== run 1 ==
Design multiplier, start of the top module:
module multiplier (
    output Ready,
    output Valid,
    output [31:0] R,
    input [15:0] X,
    input [15:0] Y,
    input Clk,
    input Rst
);
export LEC_CHECK = 0
export ABC_AREA = 1
export CAP_MARGIN = 20
export CORE_MARGIN = 2
export CORE_UTILIZATION = 68
export CTS_CLUSTER_DIAMETER = 228
export CTS_CLUSTER_SIZE = 88
export HOLD_SLACK_MARGIN = -0.08
export SLEW_MARGIN = 20
export TNS_END_PERCENT = 5
create_clock -name core_clock -period 11.0 [get_ports {Clk}]
run.sh (not shown) runs the stock make flow with config.mk's settings and CLKGATE_MAP_FILE=.
Tool error GRT-0116 stopped run 1 during 5_1_grt; no final results.
Inputs modified between run 1 and run 2:
- removing TNS_END_PERCENT (formerly 5)
- removing HOLD_SLACK_MARGIN (formerly -0.08)
- setting SETUP_SLACK_MARGIN to 2.14 for the first time
- changing CORE_UTILIZATION from 68 to 70
- changing CTS_CLUSTER_DIAMETER from 228 to 27
- removing CTS_CLUSTER_SIZE (formerly 88)
- changing the clock period (ns, I/O delays scaled along) from 11.0 to 8.75
==> comparison <==
Run 2 did not run to completion, as it errored out during 4_1_cts.
| routability congestion estimate | lower: run 2 |
In terms of area after synthesis, run 1 and run 2 differ only marginally.
Standard cell core area: run 2 better than run 1
What run 3 does differently from run 2 at the input level:
- CTS_CLUSTER_DIAMETER: 27 -> unset
- ABC_AREA: 1 -> unset
- CORE_UTILIZATION: 70 -> 31
- SETUP_SLACK_MARGIN: 2.14 -> unset
- the clock period (ns, I/O delays scaled along): 8.75 -> 12.7
--- outcome ---
In run 3 relative to run 2, mapped cell area had gone up by more than 10%. The die boundary width number comes out lower for run 2 vs run 3. Run 3 ends up with higher placed wire-length estimate after detailed placement than run 2 does. [compare] base=run 2 new=run 3: area of the synthesized netlist per yosys stat grew by about 20%, count of buffers inserted at the top-level ports held steady. Comparing sequential share of the synthesized area for run 2 and run 3, the smaller number came from run 3. Of run 2 and run 3, run 2 shows the lower die size, with run 3 above it. Run 3 finished all stages; the layout is clean. Placed instance count, run 2 and run 3, lower one = run 2. In run 3, the aoi/oai-family share of the synthesized area came out 4.6 points above the value in run 2. Re post-synth net total: run 2 was lower than run 3. Compared run 3 vs run 2, and core area is up in run 3.
Changes in run 4 relative to run 3:
- changing CORE_UTILIZATION from 31 to 70
- setting CTS_CLUSTER_DIAMETER to 28 for the first time
- setting ABC_AREA to 1 for the first time
- setting SETUP_SLACK_MARGIN to 2.14 for the first time
- changing the clock period (ns, I/O delays scaled along) from 12.7 to 8.75
Notes after the runs:
In the summary table, run 4 is marked failed, with error DPL-0038 raised in 4_1_cts.
Of the two candidates, run 3 has the worse synthesized area and run 4 the better one.
Sequential cell area fraction in the yosys report (lower): run 3
Compared with run 3, run 4 shows placeable core region that has gone down by more than half.
Run 4: mux contribution to synthesized area is 1.8 points lower than what run 3 reported.
Going from run 3 to run 4, number of standard cells reported by yosys has decreased, area enclosed by the die boundary went down.
When run 4 is set beside run 3, its synthesized cell count turns out to be 232 smaller.
Area figure in the yosys stat output was higher in the run labelled run 3.

---

Starting RTL as in the previous note.
Settings: LEC_CHECK=0, ABC_AREA=0, CAP_MARGIN=20, CELL_PAD_IN_SITES_DETAIL_PLACEMENT=0, CORE_MARGIN=2, CORE_UTILIZATION=66, CTS_CLUSTER_DIAMETER=119, CTS_CLUSTER_SIZE=59, GPL_ROUTABILITY_DRIVEN=0, HOLD_SLACK_MARGIN=-0.1, MAX_ROUTING_LAYER=met4, PLACE_DENSITY_LB_ADDON=0.0, SETUP_SLACK_MARGIN=2.99, SLEW_MARGIN=30, TNS_END_PERCENT=85; clock period 15.0 ns.
The baseline finished with timing, DRC and antenna clean.
Edit:
- CAP_MARGIN: 20 -> 35
- CORE_MARGIN: 2 -> 10
- CORE_UTILIZATION: 66 -> 50
- CTS_CLUSTER_DIAMETER: 119 -> 260
- CTS_CLUSTER_SIZE: 59 -> 98
- PLACE_DENSITY_LB_ADDON: 0.0 -> 0.3
- SETUP_SLACK_MARGIN: 2.99 -> not set
- SLEW_MARGIN: 30 -> 5
- TNS_END_PERCENT: 85 -> 5
Final area fell by about 4.6%.
Cell count rose by about 2.2%.
Worst setup slack gets worse by 810 ps.
Clock-buffer cell count is unchanged.
Core utilization went down by 23 points.
Maximum frequency fell by 5.7%.
Edit:
- CAP_MARGIN: 35 -> 0
- CORE_MARGIN: 10 -> 2
- CORE_UTILIZATION: 50 -> 72
- CTS_CLUSTER_DIAMETER: 260 -> 119
- CTS_CLUSTER_SIZE: 98 -> 59
- PLACE_DENSITY_LB_ADDON: 0.3 -> 0.0
- SETUP_SLACK_MARGIN: not set -> 2.71
- SLEW_MARGIN: 5 -> 30
- TNS_END_PERCENT: 5 -> 85
Outcome: The new run failed in 5_1_grt. Die area goes down by about 40%. Synthesized cell count stays the same. Area after synthesis does not change.
Edit:
- CAP_MARGIN: 0 -> 35
- CORE_ASPECT_RATIO: not set -> 0.5
- CORE_MARGIN: 2 -> 10
- CORE_UTILIZATION: 72 -> 50
- CTS_CLUSTER_DIAMETER: 119 -> 260
- CTS_CLUSTER_SIZE: 59 -> 98
- HOLD_SLACK_MARGIN: -0.1 -> 0.28
- PLACE_DENSITY_LB_ADDON: 0.0 -> 0.3
- SETUP_SLACK_MARGIN: 2.71 -> not set
- SLEW_MARGIN: 30 -> 5
- TNS_END_PERCENT: 85 -> 5
The changed run passed the timing, DRC and antenna checks.
Synthesized area is unchanged.
Die size increases by well over a third.
Synthesized cell count is unchanged.

---

lane 1:
Starting RTL as in the previous note.
clock: 5.66 ns
lec_check: 0
abc_area: 1
cap_margin: 20
core_aspect_ratio: 0.7
core_margin: 2
core_utilization: 72
cts_cluster_diameter: 305
cts_cluster_size: 99
place_density: 0.36
slew_margin: 20
In the summary table, lane 1 is marked failed, with error DPL-0038 raised in clock tree synthesis (4_1_cts).
Modified inputs, lane 2 compared to lane 1
- a deleted PLACE_DENSITY that had been 0.36
- a deleted ABC_AREA that had been 1
- a change of CORE_UTILIZATION from 72 to 40
- a deleted CORE_ASPECT_RATIO that had been 0.7
- a deleted CTS_CLUSTER_DIAMETER that had been 305
- a deleted CTS_CLUSTER_SIZE that had been 99
- a change of the clock period (ns, I/O delays scaled along) from 5.66 to 12.7
Of lane 1 and lane 2, just one finished clean: lane 2. For lane 1, the flow was terminated by a tool error in clock tree synthesis (4_1_cts) and produced no final design. Against lane 1 as the reference, lane 2 delivers a lower simple logic cell fraction of the synthesized area. Lane 2 against lane 1: number of distinct library cell variants in the gate-level netlist after synthesis grew by 42%, post-synthesis chip area from yosys went up about 20%, mean area per synthesized cell up about 2.2%, vertical die size +73%, core area went up 120%. Synthesized cell count sits higher in lane 2 than in lane 1. Die outline area in lane 2 is about 110% higher than in lane 1. Sort lane 1 and lane 2 by half-perimeter wire length after detailed placement asc -> top: lane 1. Relative to lane 1, lane 2 degrades post-synthesis instance area. Yosys stat cell total ends up lower on lane 1.
Setup changes, lane 2 to lane 3
- a change of CORE_UTILIZATION from 40 to 27
- a change of the clock period (ns, I/O delays scaled along) from 12.7 to 14.6
Findings:
When lane 3 is set beside lane 2, its portion of total power attributed to sequential cells turns out to be 0.7 points larger. Lane 3 finished every stage and its layout cleared the timing, DRC and antenna checks. Compared to lane 2, lane 3 has routed wire length about 2.1% higher. Summary: hold slack, lane 3 worse than lane 2. On maximum number of pins on one net before global-route repair: between lane 2 and lane 3, it ends up higher for lane 2. Compared to lane 2, lane 3 has tap cell count 161 higher.
Here is what was changed in the inputs of lane 4 compared with lane 3.
- an added CTS_CLUSTER_DIAMETER of 29
- an added SETUP_SLACK_MARGIN of 2.14
- a change of CORE_UTILIZATION from 27 to 70
- an added ABC_AREA of 1
- a change of the clock period (ns, I/O delays scaled along) from 14.6 to 8.75
--- outcome ---
- Stage in which a tool error killed lane 4: clock tree synthesis (4_1_cts).
- Number of port buffers came out exactly the same in lane 4 and lane 3.
- Lane 4 against lane 3: synthesized cell count down 232; mux contribution to synthesized area moved down; die extent in y fell about 40%; total half-perimeter wirelength after legalization and detailed placement lower.
- Die area | lane 4 < lane 3
- Lane 3 → lane 4: post-synth design cell area down about 17%, mean instance size in the synthesized netlist lost 0.16 um^2, row count decreased by 33 relative to the old numbers.
Power is estimated from default activity; no workload was simulated.
